==> design/flow/design.v <==
package params_pkg;
  parameter int COEFF_WIDTH    = 16;  
  parameter int DATA_WIDTH     = 12;  
  parameter int OUTPUT_WIDTH   = 16;  
  parameter int PIPELINE_DEPTH = 5;   
  parameter int NUM_TAPS       = 16;  
  parameter int INPUT_FRAC     = 11;  
  parameter int COEFF_FRAC     = 14;  
  parameter int OUTPUT_FRAC    = 14;  
  parameter int ACC_WIDTH      = 32;  
  localparam int PROD_WIDTH = DATA_WIDTH + COEFF_WIDTH;  
  localparam int SHIFT_RIGHT = (INPUT_FRAC + COEFF_FRAC) - OUTPUT_FRAC;  
  typedef logic signed [DATA_WIDTH-1:0]    in_t;
  typedef logic signed [COEFF_WIDTH-1:0]  coeff_t;
  typedef logic signed [PROD_WIDTH-1:0]   prod_t;
  typedef logic signed [ACC_WIDTH-1:0]    acc_t;
  typedef logic signed [OUTPUT_WIDTH-1:0] out_t;
  localparam logic [NUM_TAPS*COEFF_WIDTH-1:0] COEFF_ROM = {
    -16'sd28,
    -16'sd1014,
    -16'sd1589,
    -16'sd1638,
    -16'sd1153,
    -16'sd261,
    16'sd790,
    16'sd1710,
    16'sd2177,
    16'sd2110,
    16'sd1594,
    16'sd845,
    16'sd184,
    -16'sd179,
    -16'sd226,
    -16'sd116
  };
endpackage
import params_pkg::*;
module algorithm_core (
  input  logic                 clk,
  input  logic                 rst_n,
  input  logic                 s_valid,
  output logic                 s_ready,
  input  params_pkg::in_t      s_data,
  output logic                 m_valid,
  input  logic                 m_ready,
  output params_pkg::out_t     m_data
);
  assign s_ready = 1'b1;
  logic signed [DATA_WIDTH-1:0] samples [0:NUM_TAPS-1];
  logic valid_pipe [0:PIPELINE_DEPTH];
  logic signed [PROD_WIDTH-1:0] prods_comb [0:NUM_TAPS-1];
  params_pkg::acc_t prod_ext_comb [0:NUM_TAPS-1];
  params_pkg::acc_t stage_prod_reg   [0:NUM_TAPS-1];  
  params_pkg::acc_t stage_sum8_reg   [0:8-1];        
  params_pkg::acc_t stage_sum4_reg   [0:4-1];        
  params_pkg::acc_t stage_sum2_reg   [0:2-1];        
  params_pkg::acc_t stage_final_reg;                 
  genvar i;
  generate
    for (i = 0; i < NUM_TAPS; i++) begin : PROD_COMB
      always_comb begin
        prods_comb[i] = $signed(samples[i]) * $signed(COEFF_ROM[i*COEFF_WIDTH +: COEFF_WIDTH]);
        prod_ext_comb[i] = $signed({{(ACC_WIDTH-PROD_WIDTH){prods_comb[i][PROD_WIDTH-1]}}, prods_comb[i]});
      end
    end
  endgenerate
  integer idx;
  always_ff @(posedge clk or negedge rst_n) begin
    if (!rst_n) begin
      for (idx = 0; idx < NUM_TAPS; idx = idx + 1) begin
        samples[idx] <= '0;
      end
      for (idx = 0; idx <= PIPELINE_DEPTH; idx = idx + 1) begin
        valid_pipe[idx] <= 1'b0;
      end
      for (idx = 0; idx < NUM_TAPS; idx = idx + 1) begin
        stage_prod_reg[idx] <= '0;
      end
      for (idx = 0; idx < 8; idx = idx + 1) begin
        stage_sum8_reg[idx] <= '0;
      end
      for (idx = 0; idx < 4; idx = idx + 1) begin
        stage_sum4_reg[idx] <= '0;
      end
      for (idx = 0; idx < 2; idx = idx + 1) begin
        stage_sum2_reg[idx] <= '0;
      end
      stage_final_reg <= '0;
    end else begin
      if (s_valid && s_ready) begin
        for (idx = NUM_TAPS-1; idx >= 1; idx = idx - 1) begin
          samples[idx] <= samples[idx-1];
        end
        samples[0] <= s_data;
      end
      valid_pipe[0] <= s_valid & s_ready;
      for (idx = 0; idx < PIPELINE_DEPTH; idx = idx + 1) begin
        valid_pipe[idx+1] <= valid_pipe[idx];
      end
      for (idx = 0; idx < NUM_TAPS; idx = idx + 1) begin
        stage_prod_reg[idx] <= prod_ext_comb[idx];
      end
      for (idx = 0; idx < 8; idx = idx + 1) begin
        stage_sum8_reg[idx] <= stage_prod_reg[2*idx] + stage_prod_reg[2*idx + 1];
      end
      for (idx = 0; idx < 4; idx = idx + 1) begin
        stage_sum4_reg[idx] <= stage_sum8_reg[2*idx] + stage_sum8_reg[2*idx + 1];
      end
      for (idx = 0; idx < 2; idx = idx + 1) begin
        stage_sum2_reg[idx] <= stage_sum4_reg[2*idx] + stage_sum4_reg[2*idx + 1];
      end
      stage_final_reg <= stage_sum2_reg[0] + stage_sum2_reg[1];
    end
  end
  logic signed [ACC_WIDTH-1:0] shifted_acc;
  always_comb begin
    if (SHIFT_RIGHT >= 0)
      shifted_acc = $signed(stage_final_reg) >>> SHIFT_RIGHT;
    else
      shifted_acc = $signed(stage_final_reg) <<< (-SHIFT_RIGHT);
  end
  assign m_data  = params_pkg::out_t'(shifted_acc[OUTPUT_WIDTH-1:0]);
  assign m_valid = valid_pipe[PIPELINE_DEPTH];
endmodule
import params_pkg::*;
module algorithm_top (
  input  logic                 clk,
  input  logic                 rst_n,
  input  logic                 s_valid,
  output logic                 s_ready,
  input  params_pkg::in_t      s_data,
  output logic                 m_valid,
  input  logic                 m_ready,
  output params_pkg::out_t     m_data
);
  algorithm_core u_core (
    .clk      (clk),
    .rst_n    (rst_n),
    .s_valid  (s_valid),
    .s_ready  (s_ready),
    .s_data   (s_data),
    .m_valid  (m_valid),
    .m_ready  (m_ready),
    .m_data   (m_data)
  );
endmodule
==> design/flow/run.sh <==
#!/bin/bash
# the make line also repeats each setting of config.mk as NAME=value (left out here)
make -C /OpenROAD-flow-scripts/flow DESIGN_CONFIG=/design/flow/config.mk WORK_HOME=/design/flow/orfs CLKGATE_MAP_FILE= finish
==> design/flow/config.mk <==
export PLATFORM = sky130hd
export DESIGN_NAME = algorithm_top
export DESIGN_NICKNAME = algorithm_top
export VERILOG_FILES = /design/flow/design.v
export SDC_FILE = /design/flow/constraint.sdc
export NUM_CORES = 4
export LEC_CHECK = 0
export CAP_MARGIN = 20
export CORE_MARGIN = 2
export CORE_UTILIZATION = 68
export SLEW_MARGIN = 20
==> design/flow/constraint.sdc <==
create_clock -name core_clock -period 2.9 [get_ports {clk}]
set_input_delay 0.5800 -clock core_clock [delete_from_list [all_inputs] [get_ports {clk}]]
set_output_delay 0.5800 -clock core_clock [all_outputs]
set_load 0.01 [all_outputs]
==> results of run 1 <==
## layout make-up
cell class,count,area share (%)
antenna,15,0.03687
clock buffer,130,2.695
clock inverter,53,0.7350
inverter,1372,5.093
multi-input combinational,5159,55.35
sequential,909,22.47
tap,1500,1.844
timing repair buffer,1452,11.78
## per-layer routing
metal / global-route usage, % / up-vias
met4: 16.38 / 24
li1: - / 27950
met5: 0 / -
met2: 64.10 / 4136
met1: 49.29 / 32733
met3: 5.882 / 1715
## what timing repair did
item,4_1_cts,5_1_grt
endpoints found under the setup margin,247,299
gates resized,306,822
hold buffers,1,0
pin swaps,233,442
endpoints found under the hold margin,42,0
setup buffers,135,149
## through the flow
stage	cell area [um2]	setup slack (ns)	std cells	setup TNS (ns)
after floorplan	79610	-2.123	7508	-150.24
after global placement	91010	-2.133	10195	-210.94
after detailed placement	91010	-2.158	10195	-227.06
after CTS	96870	-2.106	10505	-232.76
after global routing	101800	-2.396	10576	-286.50
final	101800	-2.293	10590	-270.28
==> reports/notes.md, run 1 <==
TritonCTS built the clock tree. The top-level port count came out at 34. Synthesis inferred 909 register bits.

The fraction of registers with async set or reset after synthesis is 100.0%, and the area of the multi-input gates is 56350 um2. STA classifies the critical path endpoint as a register. Clock-pin slew was measured on the worst setup and hold paths at 0.06 ns.

The layout has 4243 filler cells. OpenSTA lists the critical path endpoint as u_core.stage_prod_reg[13][23]. The yosys warning tally was 9; the height of the die was 340.7 um.

Startpoint of the most critical register-to-register path: u_core.samples[13][10]. The first routing iteration left 6205 violations. The run finished, with violations left. With the maximum clock frequency at 192.6 MHz, the simple-gate share of the synthesized area is 6.977%. The floorplan has 123 rows. Global-route wire length before repair: 347.5 mm. The actual slew at the worst max-slew pin is 0.7649 ns. Post-synthesis instance area: 77070 um2. Per STA, the worst path is made up of ha_4 > fa_1 > inv_2 > fa_1 > inv_2 > fa_1 > inv_2 > fa_1 > inv_2 > ha_4 > a21o_4 > nor3_4 > a211o_1 > a31oi_4 > or4_4 > a31o_2 > a21oi_2 > xnor2_1. Detailed placement ended at an HPWL of 164.5 mm.

Per the skew report, the later register of the worst-skew pair sees a clock latency of 0.78 ns. The run gives 99 as the number of clock buffers inserted by TritonCTS. The setup check on the worst reg-to-reg path leaves a slack of -2.29 ns. The sequential element share of the synthesized area is 29.51%. Dividing the detail-routed via count by the number of cells gives 6.285.

The final tally of hold violations is 0. The highest metal layer with signal wires is met5. Post-route worst setup slack: -2.293 ns.

The path class of the lowest-slack min-delay path is in2reg. The most common cell in the synthesized netlist was sky130_fd_sc_hd__ha_1. The main kind of combinational logic by area was adder cells. The timing report notes that buffer and inverter cells on the critical path total 4. The detailed router reports a met3 wire length of 24.67 mm. The tree built by TritonCTS fans out to 909 sinks.

The worst path needs 5.193 ns of the cycle, external delays included. Hold timing on the final database bottoms out at a slack of 0.3444 ns. The number of buffer cells added on primary ports is 31.

On the final layout, the worst clock skew is 0.07935 ns. Counting distinct cell types in the post-synthesis netlist gives 90. The data required time at the worst endpoint was 3.52 ns; the number of enable flip-flop cells was 0. The worst register-to-register path depth is 18. TritonRoute reported its final design rule violation total as 0. With the arrival time at the worst endpoint at 5.82 ns, the routed via count is 66558. The tools report the number of global-route vias before repair as 65817. Setup repair after global routing could not meet its margin everywhere.

The finished design was reported to have a net count of 10952. Per the layout area report, the register area comes to 22870 um2. Entering global routing, the biggest net connects 114 pins.

The run gives 340.7 um for the horizontal extent of the die. The clock passes through at most 3 buffers. The mean instance size in the synthesized netlist came out at 10.27 um2.

Per the synthesis report, the single largest cell type by area occupies 29.51% of cell area. Worst-path maximum fanout: 4. The die footprint is 116000 um2. The routed wirelength on the met1 layer is recorded as 95.97 mm. Worst flop-to-flop path endpoint: u_core.stage_prod_reg[13][23]. The cell-mix breakdown from Yosys lists the XOR/XNOR area share as 6.659%. The tools report the number of search-and-repair iterations in the first detailed-routing pass as 8. The number of antenna violations at the first check in global routing was 32.

For the H-tree depth reported by CTS, the log shows 3. The path with the worst hold slack has its endpoint at u_core.samples[11][9]. Of the total synthesized cell area, the portion taken by AND-OR and OR-AND cells is 11.59%. The max-slew headroom at the worst pin is 48.64%. In the post-synthesis netlist, the biggest area contributors are sky130_fd_sc_hd__dfrtp_1 (30%), sky130_fd_sc_hd__ha_1 (22%), sky130_fd_sc_hd__fa_1 (15%). The last weighted congestion value of the routability-driven placer is 0.9437, and the cell count listed in synth_stat.txt is 7508.

The cell depth of the worst hold path is 2. The violated checks flagged are negative setup slack. On the critical path the largest part of the delay comes from adder cells.

The remaining number of nets flagged by the antenna check after routing was 0. The run gives 0.59 ns for the critical path's largest stage delay. With the final count of pins violating max slew at 0, the core footprint is 112500 um2.

The run gives 269.8 mm for the final wirelength. Post-synthesis net count: 9467. Looking at the clock tree report, the root buffer type is sky130_fd_sc_hd__clkbuf_16.

Per the post-synthesis report, the number of cells in the design is 7508. Ranked by instance count, the synthesized netlist is headed by sky130_fd_sc_hd__ha_1 (1374), sky130_fd_sc_hd__inv_1 (1372), sky130_fd_sc_hd__dfrtp_1 (909). For the synthesized chip area reported by yosys, the log shows 77070 um2. OpenSTA lists the critical path startpoint as u_core.samples[13][10]. With the met2 wire length at 126.9 mm, the number of warnings in the stage logs is 130. Before placement the cells fill 68.51% of the core. After synthesis, the share of cell area in mux cells is 1.151%. Standard cell with the maximum stage delay on the critical path: sky130_fd_sc_hd__fa_1.

The final timing report counts setup violations totalling 243. The area added between synthesis and finish was 32.09%; the total track usage was 38.13%. For the post-layout utilization of the core, the log shows 90.49%. After detailed routing, the average wire length per cell comes to 25.48 um. The worst setup path is of the reg2reg kind. The tools report the sum of overflow across all layers after global routing as 0. The final critical path takes up 179.1% of the cycle. For the worst min-delay path, the startpoint reported by OpenROAD is s_valid. The library cell with the largest summed area after synthesis is sky130_fd_sc_hd__dfrtp_1. STA classifies the critical path startpoint as a register. The number of max-cap violations is 0. The adder-cell area share of the yosys netlist is 37.09%. The run gives 18 for the number of cells on the critical path. Looking at the cell usage after synthesis, the top flip-flop cell is sky130_fd_sc_hd__dfrtp_1.
==> run 2: changes to the inputs <==
Settings changed: CAP_MARGIN 20 to 10, CELL_PAD_IN_SITES_DETAIL_PLACEMENT set to 1, CORE_ASPECT_RATIO set to 1.38, CORE_UTILIZATION 68 to 33, CTS_CLUSTER_DIAMETER set to 397, GPL_ROUTABILITY_DRIVEN set to 1, MAX_ROUTING_LAYER set to met4, PLACE_DENSITY_LB_ADDON set to 0.11, SETUP_SLACK_MARGIN set to -0.03, SLEW_MARGIN 20 to 15.
Clock period 2.9 ns to 7.65 ns, I/O delays scaled along.
==> reports/notes.md, run 2 <==
The height of the die was 571.7 um; the number of placed instances with taps included was 10541. The total track usage came out at 17.63%. The pre-CTS worst setup slack came out at 1.920 ns.

Per the OpenROAD timing report, the critical path contains 17 cells. The run gives 7508 for the cell count listed in synth_stat.txt. The run gives 36.57% for the post-layout utilization of the core. The run gives 0 ns for the post-route setup TNS. The run finished with no timing, DRC or antenna violations. Per the hold report, the tightest min-delay path originates at u_core.stage_prod_reg[1][1].

The number of clock buffers inserted by TritonCTS is 110. The run gives 10743 for the tally of non-filler cells in the final layout. The logs give 6.42 ns for the arrival time at the worst endpoint and 3 for the maximum root-to-sink buffer count.

Per the run report, area growth between synthesis and finish was 10.28%. With the adder-cell area share of the yosys netlist at 37.09%, the post-cts sizing count is 0. The number of antenna violations at the first check in global routing was 4. The run gives 17 for the length in cells of the worst reg-to-reg path. Per STA, the endpoint of the critical path is u_core.stage_prod_reg[10][21]. The tools report the clock tree root buffer cell as sky130_fd_sc_hd__clkbuf_16. For this run, the chip area from Yosys synthesis comes to 77070 um2. On the final layout, the worst hold slack is 0.3387 ns. Final worst clock skew: 0.04219 ns.

Most repeated library cell on the critical path: sky130_fd_sc_hd__fa_1. Summed over all nets, the half-perimeter wirelength after detailed placement is 164.4 mm. OpenROAD emitted warnings numbering 133. The worst-case max-slew headroom was logged as 34.87%. Type of the worst setup path: reg2reg. The die footprint is 237500 um2, and the total number of clock tree sinks is 909. The highest clock rate this design can be run at is 174.6 MHz.

In the post-synthesis netlist, the biggest area contributors are sky130_fd_sc_hd__dfrtp_1 (30%), sky130_fd_sc_hd__ha_1 (22%), sky130_fd_sc_hd__fa_1 (15%). The iteration count recorded for the first detailed-route pass is 5. The final timing report lists a max-slew violation count of 0. The number of instances in the synthesized netlist was 7508. The routed design has 199.4 mm of wire. The timing report attributes the biggest portion of critical-path delay to adder cells.

The fraction of registers with async set or reset after synthesis works out to 100.0%. The first global-routing pass estimated 322.2 mm of wire. Once detail routing completed, the nets flagged for antenna violations numbered 0. Setup slack on the worst reg-to-reg path comes out at 1.92 ns. Grouping non-sequential cells by family puts the most area in adder cells.

The biggest area contributor in the post-synthesis netlist is sky130_fd_sc_hd__dfrtp_1. The clock edge transition at the registers on the reported setup and hold paths was 0.07 ns; the sum of overflow across all layers after global routing was 0.

The post-route worst setup slack was 1.924 ns; the clock latency on the worst-skew pair was 0.77 ns. Detailed routing placed a total of 3.072 mm of wire on met3. The worst-path maximum fanout came out at 25. In this run, synthesis produced a sequential element count of 909. For this run, the leading register cell type out of synthesis is sky130_fd_sc_hd__dfrtp_1.

In the per-layer summary, the met1 wirelength comes to 79.05 mm. The post-synth count of flops with an enable pin is 0. STA classifies the critical path endpoint as a register.

The part of the cycle the worst path needs is 74.85%, and the area fraction in compound gates is 11.59%. Entering global routing, the biggest net connects 155 pins. With the worst path buffer plus inverter count at 3, the post-synthesis instance area is 77070 um2. Sequential cells were found to cover 29.51% of the synthesized design area. For the H-tree depth reported by CTS, the log shows 3. Setup repair after global routing left no endpoint under its margin.

The number of buffer cells added on primary ports was 31. The run gives 8.34 ns for the data required time at the worst endpoint. The mean routed wirelength per cell works out to 18.56 um. The detailed router used layers up to and including met4. The critical path goes through ha_1 > fa_1 > inv_1 > fa_1 > fa_1 > inv_1 > fa_1 > inv_1 > ha_1 > a21o_1 > a21o_1 > a21o_1 > and3_1 > a221o_1 > o41a_1 > nor4b_1 > a211o_1.

Hold-check failures listed in the final report amount to 0. The tools report the worst-case hold path end point as u_core.stage_sum8_reg[0][1]. Among all stages on the critical path, the maximum delay recorded is 0.94 ns.

TritonCTS built the clock tree. The multiplexer area fraction after synthesis was 1.151%; the last weighted congestion value of the routability-driven placer was 0.8360.

Looking at the gate-level netlist, the highest instance count belongs to sky130_fd_sc_hd__ha_1. In the synthesized netlist, the cells that appear most often are sky130_fd_sc_hd__ha_1 (1374), sky130_fd_sc_hd__inv_1 (1372), sky130_fd_sc_hd__dfrtp_1 (909). The path class of the tightest hold or removal check is reg2reg. The tools report the startpoint of the most critical register-to-register path as u_core.samples[10][11].

The startpoint type of the worst setup path is a register. The DRC marker count from the first detailed-route iteration is 1582. Cell depth of the worst hold path: 0. The transition time recorded at the tightest slew-check pin is 0.9770 ns. The floorplan core density was 33.16%.

The horizontal extent of the die came out at 415.4 um. The startpoint of the worst setup timing path was u_core.samples[10][11]. The final route contains 51990 vias. The tools report the worst flop-to-flop path endpoint as u_core.stage_prod_reg[10][21]. The minimum period implied by the final worst setup slack works out to 5.726 ns. The mean instance size in the synthesized netlist works out to 10.27 um2. The run gives 58703 as the number of global-route vias before repair.

The met2 wire length was 111.9 mm. With the number of max-cap violations at 0, the area share of the largest cell type after synthesis is 29.51%. When the netlist entered floorplanning its net count stood at 9467.

The core region is 232400 um2. Pin placement for this block handled 34 I/O pins. The tally of unique sky130hd cells used after synthesis is 90, and the synthesized-area fraction occupied by xor and xnor cells is 6.659%. The tools report the remaining design rule violation count as 0. Post-cts hold-fix buffer tally: 0.

Standard cell with the maximum stage delay on the critical path: sky130_fd_sc_hd__dfrtp_1. In the final design database the tool counted 9567 nets. With the final-report setup violation count at 0, the standard-cell row count is 208. The cell-mix breakdown from Yosys lists the simple-gate area share as 6.977%.

The synthesis report lists the Yosys warning total as 9. The tools report the buffer count from post-CTS setup fixing as 0.

After detailed routing, the number of vias per cell comes to 4.839.
## run 2: final cells by class
cell class	instances	area (um2)
Fill cell	25819	147400
Multi-Input combinational cell	5159	48920
Sequential cell	909	22750
Inverter	1372	5150
Tap cell	3045	3810
Clock buffer	138	3039
Clock inverter	63	757.0
Timing Repair Buffer	56	570.5
Antenna cell	1	2.502
## run 2: layer usage
| layer | vias up | global-route usage, % |
|---|---|---|
| met1 | 26337 | 18.89 |
| li1 | 25107 | - |
| met4 | 0 | 4.853 |
| met3 | 232 | 1.351 |
| met5 | - | - |
| met2 | 314 | 34.41 |
## run 2: metrics by stage
step	area (um2)
global route	84990
finish	84990
global placement	81190
detailed placement	81190
CTS	84990
floorplan	77070
==> run 3: changes to the inputs <==
Settings changed: ABC_AREA set to 1, CELL_PAD_IN_SITES_DETAIL_PLACEMENT 1 to 2, MIN_ROUTING_LAYER set to met2, PLACE_DENSITY_LB_ADDON 0.11 to 0.01, TNS_END_PERCENT set to 40.
==> reports/notes.md, run 3 <==
STA classifies the critical path endpoint as a register. The CTS log lists the clock sinks for this run as 909. The netlist uses 48 different library cells.

The timing report notes that buffer and inverter cells on the critical path total 5. For the post-route setup TNS, the log shows 0 ns. Critical path's largest stage delay: 1.00 ns. The area added between synthesis and finish is 9.733%. Per the synth log, the flip-flop and latch total comes to 909.

The timing report gives the worst reg2reg path a setup slack of 2.27 ns. The routed layout reports a DRC error count of 0.

Setup repair after global routing left no endpoint under its margin. The run gives 0 as the remaining number of nets flagged by the antenna check after routing. After synthesis, the largest family of logic cells by area is adder cells.

For this run, global-route usage on met2 was measured as 49.77%. In this run the worst hold path is classified as reg2reg. The number of placed instances with taps included is 14738, and the number of max-cap violations is 0.

The actual slew at the worst max-slew pin was 0.9901 ns. The worst register-to-register path has a depth of 18. During I/O placement, the number of pins put on the boundary was 34.

With the minimum period implied by the final worst setup slack at 5.380 ns, the post-layout utilization of the core is 36.30%. The routed layout has 101717 vias. The run gives 100.0% for the fraction of registers with async set or reset after synthesis. The mean instance size in the synthesized netlist is 7.847 um2. For the final layout net count, the log shows 13319. The worst hold path terminates at u_core.stage_sum8_reg[7][1].

The synthesized-area fraction occupied by xor and xnor cells came out at 4.169%. The global-route met3 utilization came out at 41.81%.

Traced cell by cell, the critical path runs through inv_1 > fa_1 > inv_1 > fa_1 > fa_1 > inv_1 > fa_1 > fa_1 > inv_1 > ha_1 > inv_1 > o21bai_1 > a21oi_1 > nor2_1 > nor2_1 > nand2_1 > nand2_1 > nand2_1. The buffer_ports step reported a buffer count of 31. The finished layout holds 14994 standard cells, fillers aside. The worst path uses 70.33% of the clock period. The first global-routing pass estimated 496.9 mm of wire. Before placement the cells fill 33.08% of the core.

The number of antenna violations at the first check in global routing was 6; the number of global-route vias before repair was 122735. Global routing finished with a remaining overflow of 0. The tools report the sequential element share of the synthesized area as 25.78%. The cell family with the largest share of critical-path delay was adder cells.

With the DRC marker count from the first detailed-route iteration at 11647, the number of search-and-repair iterations in the first detailed-routing pass is 8. In this run the worst setup path terminates at u_core.stage_prod_reg[10][21]. By count the netlist is led by sky130_fd_sc_hd__nand2_1 (2961), sky130_fd_sc_hd__inv_1 (2328), sky130_fd_sc_hd__ha_1 (1374). The post-synth count of flops with an enable pin is 0. Clock tree synthesis inserted a total of 107 buffers. The number of cells on the worst hold path is listed as 0. For the final worst clock skew, the log shows 0.05664 ns. The run gives 37.53% for the total track usage. Per the STA report, the cell with the highest stage delay on the worst path is sky130_fd_sc_hd__dfrtp_1. The die covers 271600 um2.

OpenROAD emitted warnings numbering 150. Summed over all layers, the routed wires come to 322.9 mm. Per the synthesis report, the adder-cell share of the synthesized area is 32.39%. For reference, the critical path is launched at u_core.samples[10][11]. The final timing report lists a max-slew violation count of 0. Synthesis produced 11245 cells.

The multiplexer area fraction after synthesis is 0.02552%. The floorplan has 223 rows. In the final report, the number of endpoints failing setup comes to 0.

In this run, post-CTS repair resized a total of 0 instances. The run finished with no timing, DRC or antenna violations. The tools report the met1 global-route usage as 0%. The clock reaches the later pin of the worst-skew pair after 0.81 ns. The H-tree depth reported by CTS is 3. The arrival time at the worst endpoint is 6.04 ns.

Routing layer with the top usage in global route: met2. The number of cells reported by Yosys stat comes to 11245. Per the post-synthesis report, the nets total 13204.

TritonCTS built the clock tree. The number of hold buffers added after CTS was 0. In this run the cell area of the synthesized design comes to 88230 um2. In the final routed layout, each cell accounts on average for 21.54 um.

The height of the die was 611.4 um; the yosys warning tally was 9. The max-slew headroom at the worst pin is 33.99%, and the average via count per standard cell is 6.784. The worst setup path is launched from a register.

Per the synthesis report, the single largest cell type by area occupies 25.78% of cell area. According to the floorplan report, the die width is 444.2 um. In this run the standard cell core region covers 266700 um2. The clock edge transition at the registers on the reported setup and hold paths came out at 0.07 ns.

For reference, compound AND-OR and OR-AND cells occupy 6.062% of the area reported after synthesis. Summed over all nets, the half-perimeter wirelength after detailed placement is 266.6 mm. For the worst reg-to-reg path, the endpoint reported by OpenROAD is u_core.stage_prod_reg[10][21]. The data required time reported for the critical path is 8.31 ns.

The final tally of hold violations came out at 0. In this run the post-CTS setup repair buffer count came out at 0. Looking at the gate-level netlist, the highest instance count belongs to sky130_fd_sc_hd__nand2_1.

The type of the worst setup path is reg2reg. The library cell with the largest summed area after synthesis was sky130_fd_sc_hd__dfrtp_1. The maximum root-to-sink buffer count was 3.

For the last weighted congestion value of the routability-driven placer, the log shows 0.9754. Clock tree synthesis selected as its root buffer the cell sky130_fd_sc_hd__clkbuf_16. The run gives 185.9 MHz for the maximum clock frequency.

Worst-path maximum fanout: 24. Summing the areas of all and, or, nand and nor instances in the mapped netlist gives 21.36% of the synthesized area. Yosys attributes the largest share of cell area to sky130_fd_sc_hd__dfrtp_1 (26%), sky130_fd_sc_hd__ha_1 (19%), sky130_fd_sc_hd__fa_1 (13%).

Startpoint of the most critical register-to-register path: u_core.samples[10][11]. In this run the number of cells on the critical path is 18. In this run the most critical hold path is launched from u_core.stage_prod_reg[14][1].

For the synthesized chip area reported by yosys, the log shows 88230 um2. The most instantiated flip-flop cell in the synthesis netlist was sky130_fd_sc_hd__dfrtp_1. Entering global routing, the biggest net connects 150 pins.
==> run 3: cell type report <==
| class | instances | area, um2 |
|---|---|---|
| tap | 3487 | 4363 |
| clock inverter | 66 | 742.0 |
| fill | 30932 | 169900 |
| multi-input combinational | 7949 | 56490 |
| inverter | 2335 | 8765 |
| antenna | 58 | 145.1 |
| timing repair buffer | 58 | 610.6 |
| sequential | 909 | 22750 |
| clock buffer | 132 | 2964 |
==> run 3: per-stage QoR <==
step	instance area (um2)	setup slack, ns	hold slack, ns
floorplan	88230	3.056	0.3312
global placement	92970	2.402	0.3326
detailed placement	92970	2.263	0.3379
CTS	96680	2.283	0.3528
global route	96740	1.830	0.3536
finish	96820	2.270	0.3497
==> run 3: per-layer routing <==
metal / vias up / share of wire (%)
li1: 34994 / -
met1: 37412 / 0
met2: 27839 / 60
met3: 1472 / 35
met4: 0 / 5.1
met5: - / 0
==> run 4: changes to the inputs <==
Settings changed: ABC_AREA 1 to not set, CAP_MARGIN 10 to 20, CELL_PAD_IN_SITES_DETAIL_PLACEMENT 2 to not set, CORE_ASPECT_RATIO 1.38 to 0.71, CORE_UTILIZATION 33 to 72, CTS_CLUSTER_DIAMETER 397 to 317, MAX_ROUTING_LAYER met4 to not set, MIN_ROUTING_LAYER met2 to not set, PLACE_DENSITY set to 0.63, PLACE_DENSITY_LB_ADDON 0.01 to not set, SETUP_SLACK_MARGIN -0.03 to -0.33, TNS_END_PERCENT 40 to not set.
Clock period 7.65 ns to 4.36 ns, I/O delays scaled along.
==> reports/notes.md, run 4 <==
The synthesized netlist devotes 37.09% of its cell area to adder and majority cells. The critical path's largest stage delay is 0.55 ns, and the clock edge transition at the registers on the reported setup and hold paths is 0.06 ns. Post-layout utilization of the core: 83.53%. TritonCTS built the clock tree. Per the Yosys statistics, synthesis produced 7508 cells. The most used flip-flop cell after synthesis is sky130_fd_sc_hd__dfrtp_1. Tally of unique sky130hd cells used after synthesis: 90. The main kind of combinational logic by area was adder cells. The synthesis run shows multiplexers occupying 1.151% of the cell area.

The tools report the number of antenna violations at the first check in global routing as 14. The worst setup path is of the reg2reg kind. The simple-gate share of the synthesized area is 6.977%, and the H-tree depth reported by CTS is 3. RePlAce ended its routability-driven mode at a weighted congestion of 0.9831. At the pin with the least slew margin, the transition time is 1.027 ns.

For reference, the critical path cell chain is buf_6 > buf_6 > buf_6 > fa_1 > ha_4 > fa_1 > inv_1 > fa_1 > fa_1 > inv_1 > ha_1 > o21a_1 > o21ai_0 > a31oi_2 > or4_4 > a31o_4 > a21oi_2 > xnor2_1. The area of the multi-input gates was 50440 um2.

Per the layout area report, the register area comes to 22800 um2. OpenROAD reports that the post-layout worst path occupies 116.0% of the period. The cell family with the largest share of critical-path delay is adder cells. In the final layout, the fill cell count is 6165. The wire length recorded after detailed routing is 194.6 mm. The height of the die works out to 279.7 um. The tools report the synthesized chip area reported by yosys as 77070 um2.

The clock tree root buffer cell was sky130_fd_sc_hd__clkbuf_16. At the floorplan stage, the core utilization is reported as 72.35%. The run gives -0.6967 ns as the post-route worst setup slack. By instance count, the leading cell after synthesis is sky130_fd_sc_hd__ha_1.

In the final report, the number of hold violations comes to 0. The tools report the startpoint type of the worst setup path as a register.

The run gives -0.70 ns for the worst reg-to-reg setup slack. The post-synthesis net count came out at 9467. According to the CTS report, the clock sink count is 909. The first TritonRoute pass finished after 6 iterations. With the number of cells on the critical path at 18, the final layout net count is 10169. For the final-report setup violation count, the log shows 70.

With the number of global-route vias before repair at 56363, the mean routed wirelength per cell is 19.99 um. For the number of clock buffers inserted by TritonCTS, the log shows 92. The run gives 4.97 ns for the data required time at the worst endpoint.

Setup repair after global routing could not meet its margin everywhere. The timing report notes that buffer and inverter cells on the critical path total 5. The main area contributors are sky130_fd_sc_hd__dfrtp_1 (30%), sky130_fd_sc_hd__ha_1 (22%), sky130_fd_sc_hd__fa_1 (15%).

The run finished, with violations left. In this run the horizontal extent of the chip is 392.3 um. The run gives 94 as the maximum number of pins on one net before global-route repair.

The run gives 197.8 MHz as the maximum clock frequency. The launch point of the worst register-to-register path is recorded as u_core.samples[13][10]. With the post-synthesis instance area at 77070 um2, the remaining design rule violation count is 0. The mean instance size in the synthesized netlist is 10.27 um2. The average via count per standard cell was 5.760.

For the routed via count, the log shows 56052. STA puts the critical path data arrival time at 5.66 ns. After routing the design area is 88980 um2. The run did not pass the layout checks because of negative setup slack.

The run gives 4385 as the DRC marker count from the first detailed-route iteration. With the number of placed instances with taps included at 9508, the placement-stage cell area is 83610 um2. The tools report the number of instances in the synthesized netlist as 7508. The placed wire-length estimate is 151.9 mm, and the area added between synthesis and finish is 15.45%. In this run, the synthesized area fraction spent on xor and xnor cells is recorded as 6.659%. Per the OpenROAD floorplan log, the area of the core is 106500 um2.

The placement report lists the number of port buffers as 31. Per the GRT congestion report, total overflow comes to 0. Worst flop-to-flop path endpoint: u_core.stage_prod_reg[13][23]. According to the floorplan log, the row count is 101. Yosys reports that the leading cell type by area covers 29.51% of the netlist area. The tools report the endpoint class of the critical path as a register. Library cell with the largest summed area after synthesis: sky130_fd_sc_hd__dfrtp_1.

Measured in cells, the most critical reg-to-reg path has a length of 18. The synthesis log from Yosys contains 9 warnings. Fraction of registers with async set or reset after synthesis: 100.0%. The area fraction in compound gates came out at 11.59%.

For the clock latency on the worst-skew pair, the log shows 0.70 ns. The minimum period implied by the final worst setup slack was 5.057 ns; the max-slew headroom at the worst pin was 31.05%. The final worst clock skew is 0.03060 ns. Most repeated library cell on the critical path: sky130_fd_sc_hd__fa_1. Hold timing on the final database bottoms out at a slack of 0.2858 ns.

Worst-path maximum fanout: 6. Per the synth log, the flip-flop and latch total comes to 909. Total global-route track usage over all layers is 35.25%. The maximum root-to-sink buffer count is 3. The finished layout holds 9732 standard cells, fillers aside. The tools report the startpoint of the worst setup timing path as u_core.samples[13][10].

The number of enable flip-flop cells is 0, and the number of warnings in the stage logs is 126. Ranked by instance count, the synthesized netlist is headed by sky130_fd_sc_hd__ha_1 (1374), sky130_fd_sc_hd__inv_1 (1372), sky130_fd_sc_hd__dfrtp_1 (909). The run gives 34 as the top-level port count.

The first global-routing pass estimated 302.0 mm of wire. The number of max-cap violations is 0. The final count of pins violating max slew is 0.

Nets still carrying antenna violations after routing amount to 0. Per the OpenROAD floorplan log, the area of the die is 109700 um2. In the Yosys report, the sequential cells make up 29.51% of the chip area. At the placement stage, the worst setup path has a slack of -0.7285 ns. The critical path endpoint was u_core.stage_prod_reg[13][23]. The path class of the lowest-slack min-delay path was in2async. Looking at the critical path, the single cell with the biggest stage delay is sky130_fd_sc_hd__fa_1.
-- run 4: metrics by stage --
stage	TNS [ns]
5_1_grt	-27.40
3_5_place_dp	-19.99
6_report	-13.87
3_3_place_gp	-14.77
2_1_floorplan	-5.989
4_1_cts	-16.91
-- run 4: routing by layer --
layer	GRT usage (%)	wire, um	part of all wire [%]	vias to the layer above
li1	-	-	-	26376
met1	54.78	90630	47	27641
met2	49.78	81810	42	1762
met3	9.490	18230	9.4	263
met4	6.509	3821	2.0	10
met5	0	71	0.036	-
-- run 4: timing repair --
item,4_1_cts,5_1_grt
buffers inserted,14,52
setup endpoints to repair,34,66
hold buffers,0,0
gates resized,63,255
pin swaps,51,160
-- run 4: layout make-up --
type | instances | area share (%)
Inverter | 1372 | 5.799
Timing Repair Buffer | 676 | 6.010
Tap cell | 1442 | 2.028
Clock buffer | 113 | 2.859
Antenna cell | 1 | 0.002812
Clock inverter | 60 | 0.9927
Sequential cell | 909 | 25.62
Multi-Input combinational cell | 5159 | 56.69
==> run 5: changes to the inputs <==
Settings changed: CORE_ASPECT_RATIO 0.71 to not set, CORE_UTILIZATION 72 to 57, CTS_CLUSTER_DIAMETER 317 to not set, GPL_ROUTABILITY_DRIVEN 1 to not set, PLACE_DENSITY 0.63 to not set, SETUP_SLACK_MARGIN -0.33 to not set, SLEW_MARGIN 15 to 20.
Clock period 4.36 ns to 6.42 ns, I/O delays scaled along.
==> reports/notes.md, run 5 <==
The run gives 105 as the number of clock buffers inserted by TritonCTS. The cell family contributing the most delay on the critical path is adder cells. OpenROAD reports that the post-layout worst path occupies 87.31% of the period. Number of enable flip-flop cells: 0. The maximum clock frequency came out at 178.4 MHz. Count of fill cells added during filler insertion: 11181. The tools report the clock tree root buffer cell as sky130_fd_sc_hd__clkbuf_16.

By count the netlist is led by sky130_fd_sc_hd__ha_1 (1374), sky130_fd_sc_hd__inv_1 (1372), sky130_fd_sc_hd__dfrtp_1 (909). In this run the most critical hold path is launched from u_core.stage_prod_reg[13][0]. For this run, the detailed router's first-pass iteration total came to 5.

The worst register-to-register path begins at u_core.samples[10][5]. Looking at the max-slew report, the worst-margin pin has a slew of 1.056 ns. Counting every sink on the clock net gives 909. Looking at the critical path, the single cell with the biggest stage delay is sky130_fd_sc_hd__dfrtp_1. The global-route wire length before repair is 283.6 mm.

TritonCTS built the clock tree. Of the total synthesized cell area, the portion taken by AND, OR, NAND and NOR gates is 6.977%. The report gives the cell count of the worst hold path as 0.

With the number of buffer cells added on primary ports at 31, the final tally of hold violations is 0. The critical path is of the reg2reg type.

The tools report the number of global-route vias before repair as 51536. In this run the critical register-to-register path is captured at u_core.stage_prod_reg[10][21]. The synthesized chip area reported by yosys is 77070 um2, and the standard-cell row count is 134. Most instantiated flip-flop cell in the synthesis netlist: sky130_fd_sc_hd__dfrtp_1.

The synthesized instance count is 7508. The logs give 133800 um2 for the core footprint and 9 for the yosys warning tally. The routed design could run at a clock period as short as 5.605 ns.

The tools report the worst-case hold path end point as u_core.stage_sum8_reg[6][0]. Once the clock tree was built, the setup fixing pass inserted 0 buffers. Maximum root-to-sink buffer count: 3.

Path class of the lowest-slack min-delay path: reg2reg. The launch point of the critical path was reported as u_core.samples[10][5]. Per the gpl log, the routability congestion estimate is 0.8733. STA classifies the critical path endpoint as a register. Clock skew on the completed layout was measured at 0.07300 ns. The remaining design rule violation count was 0. Walking the critical path from launch to capture passes 18 cell instances. The setup check on the worst reg-to-reg path leaves a slack of 0.81 ns.

The run gives 29.51% for the area share of the largest cell type after synthesis. For this run the detailed placement stage logged an HPWL of 142.7 mm. The final-report setup violation count came out at 0. Most common cell in the synthesized netlist: sky130_fd_sc_hd__ha_1.

The synthesized netlist was found by Yosys to have 7508 cells. The area fraction in compound gates is 11.59%, and the arrival time at the worst endpoint is 6.23 ns. Nets still carrying antenna violations after routing amount to 0.

Measured in cells, the most critical reg-to-reg path has a length of 18. The run gives 22750 um2 for the register area. Per the detail_route report, vias per standard cell equal 5.400. The floorplan report gives the top-level pin count as 34.

The tools report the DRC marker count from the first detailed-route iteration as 3122. The synthesized-area fraction occupied by xor and xnor cells came out at 6.659%. The overall die size recorded for this design is 138200 um2. Along the worst path, the maximum fanout reaches 7. With the number of antenna violations at the first check in global routing at 8, the max-slew headroom at the worst pin is 29.61%. The run gives 0 ns for the post-route setup TNS. The main kind of combinational logic by area is adder cells. The share of the Yosys chip area taken by registers is 29.51%.

The critical path goes through inv_1 > fa_1 > inv_1 > fa_1 > fa_1 > fa_1 > inv_1 > fa_1 > inv_1 > ha_1 > a21o_1 > a21o_1 > a21o_1 > and3_1 > a221o_1 > o41a_1 > nor4b_1 > a211o_1. For reference, the top cells by area after synthesis are sky130_fd_sc_hd__dfrtp_1 (30%), sky130_fd_sc_hd__ha_1 (22%), sky130_fd_sc_hd__fa_1 (15%). The H-tree depth reported by CTS came out at 3.

The run gives 158 as the maximum number of pins on one net before global-route repair. For this run the aggregate overflow at the end of global routing stands at 0. With the routed via count at 51071, the final layout net count is 9560. The flow ran to the end and the layout has no timing, DRC or antenna violations. Across the run, the number of max-cap violations was 0. The post-cts hold-fix buffer tally was 0; the data required time at the worst endpoint was 7.05 ns. Of all flip-flops after synthesis, the portion carrying an async set or reset was 100.0%. The run gives 0 for the post-cts sizing count.

With the multiplexer area fraction after synthesis at 1.151%, the clock edge transition at the registers on the reported setup and hold paths is 0.07 ns. The critical path endpoint is u_core.stage_prod_reg[10][21]. The run gives 8.315% for the area added between synthesis and finish.

The worst path buffer plus inverter count is 4. Per the post-synthesis report, the nets total 9467. The area taken by multi-input combinational cells is reported as 48920 um2. The mean instance size in the synthesized netlist came out at 10.27 um2. The number of warnings in the stage logs came out at 133. Once the floorplan was initialized, standard cells occupied 57.60% of the core. Setup repair after global routing left no endpoint under its margin. The tools report the final count of pins violating max slew as 0. The worst setup path is launched from a register. The clock reaches the later pin of the worst-skew pair after 0.77 ns. For this block, the routed nets add up to 175.0 mm of wire.

According to the floorplan report, the die width is 371.7 um. After synthesis the cells add up to 77070 um2. Global routing consumed, over all layers together, 26.25% of the routing resources. The timing report gives the biggest stage delay along the critical path as 0.59 ns. The synthesis stat section lists a flop and latch total of 909. The mean routed wirelength per cell was 18.50 um.

Adder-cell area share of the yosys netlist: 37.09%. Per the synthesis report, the dominant area consumer among library cells is sky130_fd_sc_hd__dfrtp_1. The run gives 90 as the tally of unique sky130hd cells used after synthesis.

The timing report shows the most common cell along the critical path to be sky130_fd_sc_hd__fa_1. The die is 371.7 um tall.
==> run 5: per-layer routing <==
layer,vias to the layer above,track usage [%],routed length [um]
met5,-,0,0
met4,0,4.505,2810
met3,170,3.497,6850
met2,709,39.96,76330
met1,25031,40.39,89020
li1,25161,-,-
==> run 5: layout make-up <==
class	instances	area share, %
clock inverters	53	1.097
clock buffers	142	3.542
multi-input cells	5159	58.60
well taps	1768	2.650
flip-flops and latches	909	27.25
inverters	1372	6.169
diodes	1	0.002998
repair buffers	54	0.6954
==> run 5: metrics by stage <==
stage | cell area (um2) | setup slack (ns) | instances | util [%] | hold WS (ns)
CTS | 83480 | 0.8483 | 9457 | 62.39 | 0.3487
global placement | 79610 | 0.9480 | 9262 | 59.50 | 0.3348
detailed placement | 79610 | 0.9292 | 9262 | 59.50 | 0.3347
floorplan | 77070 | 1.233 | 7508 | - | 0.3312
global route | 83480 | 0.6297 | 9457 | 62.39 | 0.3507
finish | 83480 | 0.8146 | 9458 | 62.39 | 0.3479
==> run 6: changes to the inputs <==
Settings changed: ABC_AREA set to 1, CAP_MARGIN 20 to 15, CORE_ASPECT_RATIO set to 0.65, CORE_UTILIZATION 57 to 72, CTS_CLUSTER_DIAMETER set to 317, GPL_ROUTABILITY_DRIVEN set to 1, PLACE_DENSITY set to 0.95, SLEW_MARGIN 20 to 15.
Clock period 6.42 ns to 4.72 ns, I/O delays scaled along.
==> reports/notes.md, run 6 <==
The run finished with no timing, DRC or antenna violations. The worst setup path is launched from a register. Recorded from the global router log, the overflow total was 0.

The run gives 0 for the number of max-cap violations. Per the final report, max-transition violations number 0. The detailed router finished its first iteration with 8586 violations. For the tally of unique sky130hd cells used after synthesis, the log shows 48. Grouping non-sequential cells by family puts the most area in adder cells.

The run gives 0.02552% for the multiplexer area fraction after synthesis. Per the Yosys statistics, synthesis produced 11245 cells. The run gives 25.78% for the area share of the largest cell type after synthesis.

The warning tally printed by Yosys for this design is 9. The routed design shows a via density per instance of 5.759. Looking at the critical path, the single cell with the biggest stage delay is sky130_fd_sc_hd__fa_1. Endpoints failing hold in the final report were tallied at 0. In this run the horizontal extent of the chip is 438.2 um.

The most frequently used library cell after synthesis is sky130_fd_sc_hd__nand2_1. The worst register-to-register path has a depth of 18. The floorplan has 103 rows. The critical path's largest stage delay is 0.60 ns. The number of cells on the critical path came out at 18. The total number of clock tree sinks is 909, and the clock latency on the worst-skew pair is 0.73 ns.

On the final layout, the worst hold slack is 0.2997 ns. The global-route wire length before repair is 391.4 mm. For the final database, setup skew stands at 0.04309 ns.

The remaining number of nets flagged by the antenna check after routing was 0. The run gives 5 for the worst-path maximum fanout. No sink is reached through more buffers than the 3 on the longest clock path. The number of enable flip-flop cells was 0; the number of instances in the synthesized netlist was 11245. Across all register-to-register paths, the minimum setup slack is 0.08 ns. According to the dpl log, the detail-placed design has an HPWL of 196.6 mm. The H-tree depth reported by CTS is 3, and the final layout net count is 13353.

The simple-gate share of the synthesized area was 21.36%; the final wirelength was 243.3 mm. The path class of the tightest hold or removal check is in2async.

TritonCTS built the clock tree. The routed via count was 75453. Endpoints with negative setup slack in the final report add up to 0. Per the post-synthesis stats, the area per cell is 7.847 um2.

Per the OpenROAD floorplan log, the height of the die is 286.2 um. The core footprint is 121500 um2. At the pin with the least slew margin, the transition time is 1.114 ns.

Based on the critical path, the design can be clocked at up to 215.4 MHz. Per the run report, area growth between synthesis and finish was 7.018%. For this sky-water flow run, the detailed-routed wirelength per cell is reported as 18.57 um.

In this run the critical register-to-register path is captured at u_core.stage_prod_reg[10][19]. The run gives 134 for the number of warnings in the stage logs. According to the timing report, the data required time at the worst endpoint equals 5.32 ns.

The area fraction in compound gates works out to 6.062%. Fraction of registers with async set or reset after synthesis: 100.0%. In this run the clock root is driven by a sky130_fd_sc_hd__clkbuf_16. The run gives 72.60% for the floorplan core density.

According to the floorplan report, the total die area is 125400 um2. The run gives 92 for the number of clock buffers inserted by TritonCTS. Per the synthesis report, the XOR/XNOR share of the synthesized area is 4.169%.

By area the synthesized netlist is led by sky130_fd_sc_hd__dfrtp_1 (26%), sky130_fd_sc_hd__ha_1 (19%), sky130_fd_sc_hd__fa_1 (13%). Counting both buffers and inverters, the worst setup path holds a total of 5. The post-cts hold-fix buffer tally is 0. When the netlist entered floorplanning its net count stood at 13204.

The worst setup path is of the reg2reg kind. By count the netlist is led by sky130_fd_sc_hd__nand2_1 (2961), sky130_fd_sc_hd__inv_1 (2328), sky130_fd_sc_hd__ha_1 (1374). The number of search-and-repair iterations in the first detailed-routing pass was 9. The post-synthesis instance area is 88230 um2, and the clock edge transition at the registers on the reported setup and hold paths is 0.07 ns.

STA classifies the critical path endpoint as a register. OpenROAD reports that the post-layout worst path occupies 98.36% of the period. The run gives 74282 as the number of global-route vias before repair.

Data on the critical path arrives at its endpoint at 5.24 ns. After Yosys synthesis, full adders, half adders and majority gates account for 32.39% of the synthesized area. In this design, the largest share of critical-path delay is due to adder cells. The sequential element share of the synthesized area is 25.78%. Library cell with the largest summed area after synthesis: sky130_fd_sc_hd__dfrtp_1. Setup repair after global routing could not meet its margin everywhere.

Synthesized chip area reported by yosys: 88230 um2.

Subtracting the final worst setup slack from the clock period gives 4.642 ns. The capture point of the critical path was reported as u_core.stage_prod_reg[10][19].

With the number of storage elements in the synthesis netlist at 909, the last weighted congestion value of the routability-driven placer is 1.015. Headroom to the max-slew limit came out at 25.76%. The cell sequence reported for the critical path is clkinvlp_4 > fa_1 > inv_1 > fa_1 > fa_1 > fa_1 > inv_1 > fa_1 > inv_1 > ha_1 > nand2_1 > inv_1 > a21oi_2 > nor2_1 > nor2_1 > nand2_1 > nand2_1 > nand2_1.

The startpoint of the most critical register-to-register path was u_core.samples[10][8]. Number of buffer cells added on primary ports: 31. After detailed routing, the number of remaining DRC violations is 0. Per STA, the library cell used most along the worst path is sky130_fd_sc_hd__fa_1.

For the final routed database, the setup TNS stands at 0 ns. Entering global routing, the biggest net connects 135 pins. With the number of antenna violations at the first check in global routing at 6, the total track usage is 39.14%. The top-level port count is 34.

The tools report the startpoint of the worst setup timing path as u_core.samples[10][8]. The commonest register cell is sky130_fd_sc_hd__dfrtp_1.
-- run 6: area by class of cell --
cell class,instances,area [um2]
fill,8332,27100
inverter,2335,8772
timing repair buffer,107,1028
antenna,5,12.51
clock inverter,53,666.9
multi-input combinational,7949,56560
clock buffer,117,2589
tap,1627,2036
sequential,909,22760
-- run 6: per-stage QoR --
| step | std cells | instance area, um2 | util, % | setup WS, ns |
|---|---|---|---|---|
| 2_1_floorplan | 11245 | 88230 | - | 0.1259 |
| 3_3_place_gp | 12916 | 90980 | 74.86 | 0.08963 |
| 3_5_place_dp | 12916 | 90980 | 74.86 | 0.01498 |
| 4_1_cts | 13086 | 94240 | 77.54 | 0.02443 |
| 5_1_grt | 13097 | 94410 | 77.69 | -0.1122 |
| 6_report | 13102 | 94430 | 77.70 | 0.07763 |
-- run 6: routing by layer --
metal / global-route usage [%] / up-vias / share of wire (%)
met5: 0 / - / 0.0033
met4: 8.991 / 2 / 2.3
met3: 9.431 / 505 / 12
met2: 56.71 / 3872 / 41
met1: 59.38 / 35781 / 44
li1: - / 35293 / -
-- run 6: repair_timing --
action,in CTS,in global routing
setup endpoints to repair,3,26
pin swaps,0,4
hold endpoints to repair,0,0
setup buffers,0,11
resized,1,40
==> run 7: changes to the inputs <==
Settings changed: ABC_AREA 1 to not set, CAP_MARGIN 15 to 20, CORE_ASPECT_RATIO 0.65 to not set, CTS_CLUSTER_DIAMETER 317 to 98, CTS_CLUSTER_SIZE set to 21, GPL_ROUTABILITY_DRIVEN 1 to not set, PLACE_DENSITY 0.95 to 0.35, SETUP_SLACK_MARGIN set to 1.38, SLEW_MARGIN 15 to 20.
Clock period 4.72 ns to 4.86 ns, I/O delays scaled along.
==> reports/notes.md, run 7 <==
Yosys attributes the largest share of cell area to sky130_fd_sc_hd__dfrtp_1 (30%), sky130_fd_sc_hd__ha_1 (22%), sky130_fd_sc_hd__fa_1 (15%). The run gives 13 for the number of antenna violations at the first check in global routing. The area share of the largest cell type after synthesis was 29.51%. Final tally of hold violations: 0.

The type of the worst setup path was reg2reg. The standard cell with the maximum stage delay on the critical path is sky130_fd_sc_hd__fa_1. The adder-cell area share of the yosys netlist works out to 37.09%.

The library cell with the largest summed area after synthesis is sky130_fd_sc_hd__dfrtp_1. The horizontal extent of the die came out at 331.2 um. The run gives 90 for the tally of unique sky130hd cells used after synthesis. The mean instance size in the synthesized netlist works out to 10.27 um2.

The flow ran to the end, but the layout failed its checks. Clock-pin slew was measured on the worst setup and hold paths at 0.08 ns. Setup repair after global routing could not meet its margin everywhere. With the number of buffer cells added on primary ports at 31, the final-report setup violation count is 3.

The run gives 32.48% for the max-slew headroom at the worst pin. The most common cell in the synthesized netlist was sky130_fd_sc_hd__ha_1. The core region is 106600 um2.

The final layout contains 9866 nets. Summing over the stages, the warning tally comes to 134. Per STA, the endpoint of the critical path is u_core.stage_prod_reg[10][21].

The mean routed wirelength per cell is 20.47 um. Global-route wire length before repair: 295.9 mm. Broken down by cell family, the worst path's largest delay share belongs to adder cells.

The area taken by multi-input combinational cells is reported as 52770 um2. For the sum of overflow across all layers after global routing, the log shows 0. For this run, the total global-route usage over all layers was measured as 34.28%. The DRC marker count from the first detailed-route iteration is 3848.

The run gives 109 for the maximum number of pins on one net before global-route repair. Ranked by instance count, the synthesized netlist is headed by sky130_fd_sc_hd__ha_1 (1374), sky130_fd_sc_hd__inv_1 (1372), sky130_fd_sc_hd__dfrtp_1 (909). The run gives 0.2437 ns as the worst hold-check slack.

The run gives 909 for the total number of clock tree sinks. The multiplexer area fraction after synthesis is 1.151%, and the fraction of registers with async set or reset after synthesis is 100.0%. The most repeated library cell on the critical path is sky130_fd_sc_hd__fa_1.

Setup total negative slack on the finished layout was measured at -0.4552 ns. Sequential element share of the synthesized area: 29.51%. After routing the design area is 87700 um2. Per the timing report, the biggest fanout along the worst path comes to 5. The height of the die came out at 331.2 um. The run gives 1.013 ns for the actual slew at the worst max-slew pin. The path class of the tightest hold or removal check is in2async. With the area added between synthesis and finish at 13.78%, the number of placed instances with taps included is 9017. For the arrival time at the worst endpoint, the log shows 5.65 ns. Post-synthesis, Yosys gives the total cell area as 77070 um2. The maximum clock frequency came out at 198.3 MHz.

After synthesis the cells add up to 77070 um2. For reference, simple AND, OR, NAND and NOR cells occupy 6.977% of the area reported after synthesis. Across the whole layout, storage elements account for 22880 um2. Counting every instance in the synthesized netlist gives 7508. The run gives 1 for the remaining number of nets flagged by the antenna check after routing. For the number of search-and-repair iterations in the first detailed-routing pass, the log shows 6. In this run the critical path is formed by inv_4 > fa_1 > inv_1 > fa_1 > fa_1 > fa_1 > inv_1 > fa_1 > inv_2 > ha_4 > a21o_1 > a21o_1 > a21o_1 > and3_1 > a221o_1 > o41a_1 > nor4b_2 > a211o_1.

The run gives 56163 for the number of global-route vias before repair. The run gives 7508 for the cell count listed in synth_stat.txt. The tools report the startpoint of the most critical register-to-register path as u_core.samples[10][7]. For this run, the detailed router reports a per-instance via density of 5.908.

The clock tree root buffer cell is sky130_fd_sc_hd__clkbuf_16. Counting both buffers and inverters, the worst setup path holds a total of 4. The final wirelength is 191.2 mm. The tools report the worst flop-to-flop path endpoint as u_core.stage_prod_reg[10][21].

The most instantiated flip-flop cell in the synthesis netlist is sky130_fd_sc_hd__dfrtp_1. For this run, the number of Yosys warnings is 9. The count of fill cells added during filler insertion came out at 6121. TritonCTS built the clock tree. The routed layout reports a DRC error count of 0. For the number of clock buffers inserted by TritonCTS, the log shows 53. Final count of pins violating max slew: 0. The last weighted congestion value of the routability-driven placer was 0.8996. The number of cells on the critical path works out to 18.

The floorplan has 120 rows. The synthesis stat section lists a flop and latch total of 909. The chip occupies 109700 um2. Yosys mapped a number of flops with a built-in enable equal to 0.

Summed over all nets, the half-perimeter wirelength after detailed placement is 140.3 mm. The H-tree depth reported by CTS is 2. Area fraction in compound gates: 11.59%. The worst register-to-register path has a depth of 18.

Post-route period utilization is reported as 103.8%. The tools report the routed via count as 55191. The post-CTS hold buffer count recorded in the log is 0.

For the finished layout, the period the worst path requires is 5.042 ns. The logs give 9467 for the post-synthesis net count and 81530 um2 for the placement-stage cell area. In this run the deepest clock path goes through 3 buffers.

The worst setup path is captured at a register. STA classifies the critical path startpoint as a register. The synthesis run identifies the leading combinational cell family as adder cells. The later pin in the worst-skew pair is clocked with a latency of 0.69 ns. The tally of non-filler cells in the final layout is 9341. Startpoint of the worst setup timing path: u_core.samples[10][7].

The data required time reported for the critical path is 5.46 ns.

The run gives 34 for the top-level port count. The checks that failed: antenna violations, negative setup slack. Synthesized-area fraction occupied by xor and xnor cells: 6.659%. The final worst clock skew is 0.03671 ns. In this design, the stage delay of the slowest critical-path cell is 0.54 ns. The post-route worst setup slack was -0.1824 ns; the number of max-cap violations was 0. The timing report gives the worst reg2reg path a setup slack of -0.18 ns. The run gives 72.30% as the floorplan core density.
-- run 7: metrics by stage --
stage | utilization (%) | setup slack (ns)
after floorplan | - | -0.1628
after global placement | 76.48 | -0.1865
after detailed placement | 76.48 | -0.2057
after CTS | 80.50 | -0.1535
after global routing | 82.24 | -0.3455
final | 82.26 | -0.1824
-- run 7: cell type report --
| cell class | instances | area share, % |
|---|---|---|
| diodes | 10 | 0.02854 |
| clock buffers | 64 | 1.582 |
| clock inverters | 12 | 0.1455 |
| inverters | 1372 | 5.890 |
| multi-input cells | 5159 | 60.17 |
| flip-flops and latches | 909 | 26.09 |
| well taps | 1403 | 2.002 |
| repair buffers | 412 | 4.091 |
-- run 7: per-layer routing --
metal | global-route usage (%) | part of all wire (%) | up-vias
met5 | 0 | 0.055 | -
met4 | 9.371 | 3.4 | 16
met3 | 5.733 | 6.2 | 405
met2 | 55.18 | 47 | 1570
met1 | 48.46 | 43 | 27513
li1 | - | - | 25687
-- run 7: repair_timing --
action / 4_1_cts / 5_1_grt
gates cloned: 0 / 0
pin swaps: 176 / 225
setup buffers: 153 / 85
hold endpoints to repair: 0 / 0
setup endpoints to repair: 179 / 195
resized: 321 / 259
==> run 8: changes to the inputs <==
Settings changed: CORE_UTILIZATION 72 to 57, CTS_CLUSTER_DIAMETER 98 to 379, CTS_CLUSTER_SIZE 21 to not set, PLACE_DENSITY 0.35 to not set, PLACE_DENSITY_LB_ADDON set to 0.09, SETUP_SLACK_MARGIN 1.38 to not set.
Clock period 4.86 ns to 3.15 ns, I/O delays scaled along.
==> reports/notes.md, run 8 <==
The cell that appears most often on the critical path is sky130_fd_sc_hd__fa_1. The area fraction in compound gates works out to 11.59%. The run reported a max-capacitance violation count of 0. The area added between synthesis and finish works out to 30.00%. The number of clock buffers inserted by TritonCTS is 104. In this run the horizontal extent of the chip is 371.7 um. Yosys mapped the design onto 90 distinct sky130hd cell types. The number of storage elements in the synthesis netlist is 909.

The cell count listed in synth_stat.txt was 7508. The total area inside the core boundary comes to 133800 um2. In the final routed layout, each cell accounts on average for 19.13 um.

By area the synthesized netlist is led by sky130_fd_sc_hd__dfrtp_1 (30%), sky130_fd_sc_hd__ha_1 (22%), sky130_fd_sc_hd__fa_1 (15%). The most critical setup path has its endpoint at u_core.stage_prod_reg[10][21]. The number of global-route vias before repair was 60357; the final wirelength was 205.2 mm. The first global-routing pass estimated 322.2 mm of wire.

The synthesized design contains 0 enable-type register cells. The longest clock path from root to sink contains 3 buffers. The startpoint of the most critical register-to-register path was u_core.samples[10][6]. The last weighted congestion value of the routability-driven placer is 0.9157.

The flow ran to the end, but the layout failed its checks. Looking at area per cell type in the netlist, the leader is sky130_fd_sc_hd__dfrtp_1. The worst path buffer plus inverter count was 4. The main kind of combinational logic by area was adder cells.

For the die footprint, the log shows 138200 um2. The global route stage reports its total congestion overflow as 0. At the pin with the least slew margin, the transition time is 0.6161 ns.

The most common cell in the synthesized netlist is sky130_fd_sc_hd__ha_1. The post-synthesis net count is 9467. The area share of the largest cell type after synthesis is 29.51%. Clock tree root buffer cell: sky130_fd_sc_hd__clkbuf_16. Entering global routing, the biggest net connects 97 pins. The top-level port count is 34. The synthesized chip area reported by yosys was 77070 um2; the number of antenna violations at the first check in global routing was 8. The clock tree has to reach 909 sinks. The critical path's largest stage delay is 0.55 ns. The final-report setup violation count was 195. After Yosys synthesis, full adders, half adders and majority gates account for 37.09% of the synthesized area. The mean instance size in the synthesized netlist is 10.27 um2. The part of the cycle the worst path needs was 159.7%. Looking at the reg2reg group, the worst path ends at u_core.stage_prod_reg[10][21]. The critical path is of the reg2reg type. The pre-CTS worst setup slack is -1.934 ns.

For the worst flop-to-flop path, the logic depth is 18. Across the routed clock network, the largest skew measured is 0.04897 ns. The synthesis log from Yosys contains 9 warnings. The logs give 22860 um2 for the register area and 3.80 ns for the data required time at the worst endpoint. Before antenna repair, the detailed router went through 6 iterations. Worst-case hold path end point: u_core.valid_pipe[0].

For reference, the clock transition at the flip-flops on the worst setup and hold paths is 0.06 ns. Looking at the cell usage after synthesis, the top flip-flop cell is sky130_fd_sc_hd__dfrtp_1. By count the netlist is led by sky130_fd_sc_hd__ha_1 (1374), sky130_fd_sc_hd__inv_1 (1372), sky130_fd_sc_hd__dfrtp_1 (909). The report lists the violated layout checks as negative setup slack. The HPWL after detailed placement is 159.9 mm. Setup repair after global routing could not meet its margin everywhere.

The standard-cell row count came out at 134. Per the layout area report, the combinational gate area comes to 55530 um2. H-tree depth reported by CTS: 3. The worst register-to-register path has a setup slack of -1.88 ns.

TritonCTS built the clock tree. The logs give 0 for the final tally of hold violations and 0.74 ns for the clock latency on the worst-skew pair. The share of the core area taken by cells at floorplan is 57.60%. The critical path goes through inv_2 > fa_1 > inv_1 > fa_1 > fa_1 > fa_1 > inv_1 > fa_1 > inv_2 > ha_4 > a21o_1 > a21o_1 > a21o_1 > and3_1 > a221o_1 > o41a_1 > nor4b_2 > a211o_1. The synthesis run shows multiplexers occupying 1.151% of the cell area. Counting I/O delays and the setup requirement, the final critical path takes 5.031 ns.

Per the OpenROAD floorplan log, the height of the die is 371.7 um. The tools report the startpoint type of the worst setup path as a register. The number of warnings in the stage logs works out to 124. The synthesized instance count is 7508. For this run, the register share of the synthesized area comes to 29.51%. In this run the remaining antenna-violating nets after routing total 0. The final timing report lists a max-slew violation count of 0.

The critical path's slowest stage uses the library cell sky130_fd_sc_hd__fa_1. At the end of the flow, the number of nets in the layout was 10823. The fraction of registers with async set or reset after synthesis works out to 100.0%. With the cell depth of the worst hold path at 1, the total track usage is 29.85%.

For the DRC marker count from the first detailed-route iteration, the log shows 3083. Headroom to the max-slew limit came out at 58.39%. The min-delay analysis places its worst path in the category in2reg. Per the timing report, the biggest fanout along the worst path comes to 4. The run gives 9045 for the count of fill cells added during filler insertion. The run gives 77070 um2 for the post-synthesis instance area. The startpoint of the worst setup timing path is u_core.samples[10][6]. Cell family with the largest share of critical-path delay: adder cells. The synthesized-area fraction occupied by xor and xnor cells is 6.659%. For the maximum clock frequency, the log shows 198.8 MHz.

The average via count per standard cell was 5.373. The number of buffer cells added on primary ports came out at 31. The endpoint class of the critical path was a register. Detailed routing inserted a total of 57621 vias. STA lists the startpoint of the worst hold path as s_valid.

The arrival time at the worst endpoint was 5.68 ns; the remaining design rule violation count was 0. The simple-gate share of the synthesized area came out at 6.977%. The post-route worst setup slack was -1.881 ns; the number of cells on the critical path was 18.
-- run 8: final cells by class --
type | instances | area share (%)
repair buffers | 1318 | 10.86
inverters | 1372 | 5.170
multi-input cells | 5159 | 55.42
clock buffers | 137 | 2.871
flip-flops and latches | 909 | 22.82
clock inverters | 58 | 0.6481
well taps | 1768 | 2.208
diodes | 4 | 0.009990
-- run 8: per-stage QoR --
stage               util (%)  hold WS, ns  cell area, um2  cells  setup TNS, ns
floorplan                  -       0.3312           79340   7508        -106.49
global placement       67.50       0.3327           90300  10360        -162.33
detailed placement     67.50       0.3347           90300  10360        -171.61
CTS                    72.82       0.2647           97430  10659        -161.26
global route           74.88       0.3080          100200  10721        -187.87
finish                 74.89       0.3142          100200  10725        -164.79
-- run 8: timing repair --
action	CTS	global route
resized	521	461
endpoints found under the hold margin	38	0
pin swaps	318	359
hold buffers	1	0
setup buffers	132	105
endpoints found under the setup margin	207	231
-- run 8: routing by layer --
metal / share of wire (%) / track usage (%) / wire length (um) / vias up
met5: 0.013 / 0 / 26 / -
met3: 4.0 / 3.785 / 8284 / 358
met1: 44 / 40.36 / 91200 / 28558
met2: 48 / 49.83 / 98330 / 1027
met4: 3.6 / 9.864 / 7372 / 4
li1: - / - / - / 27674
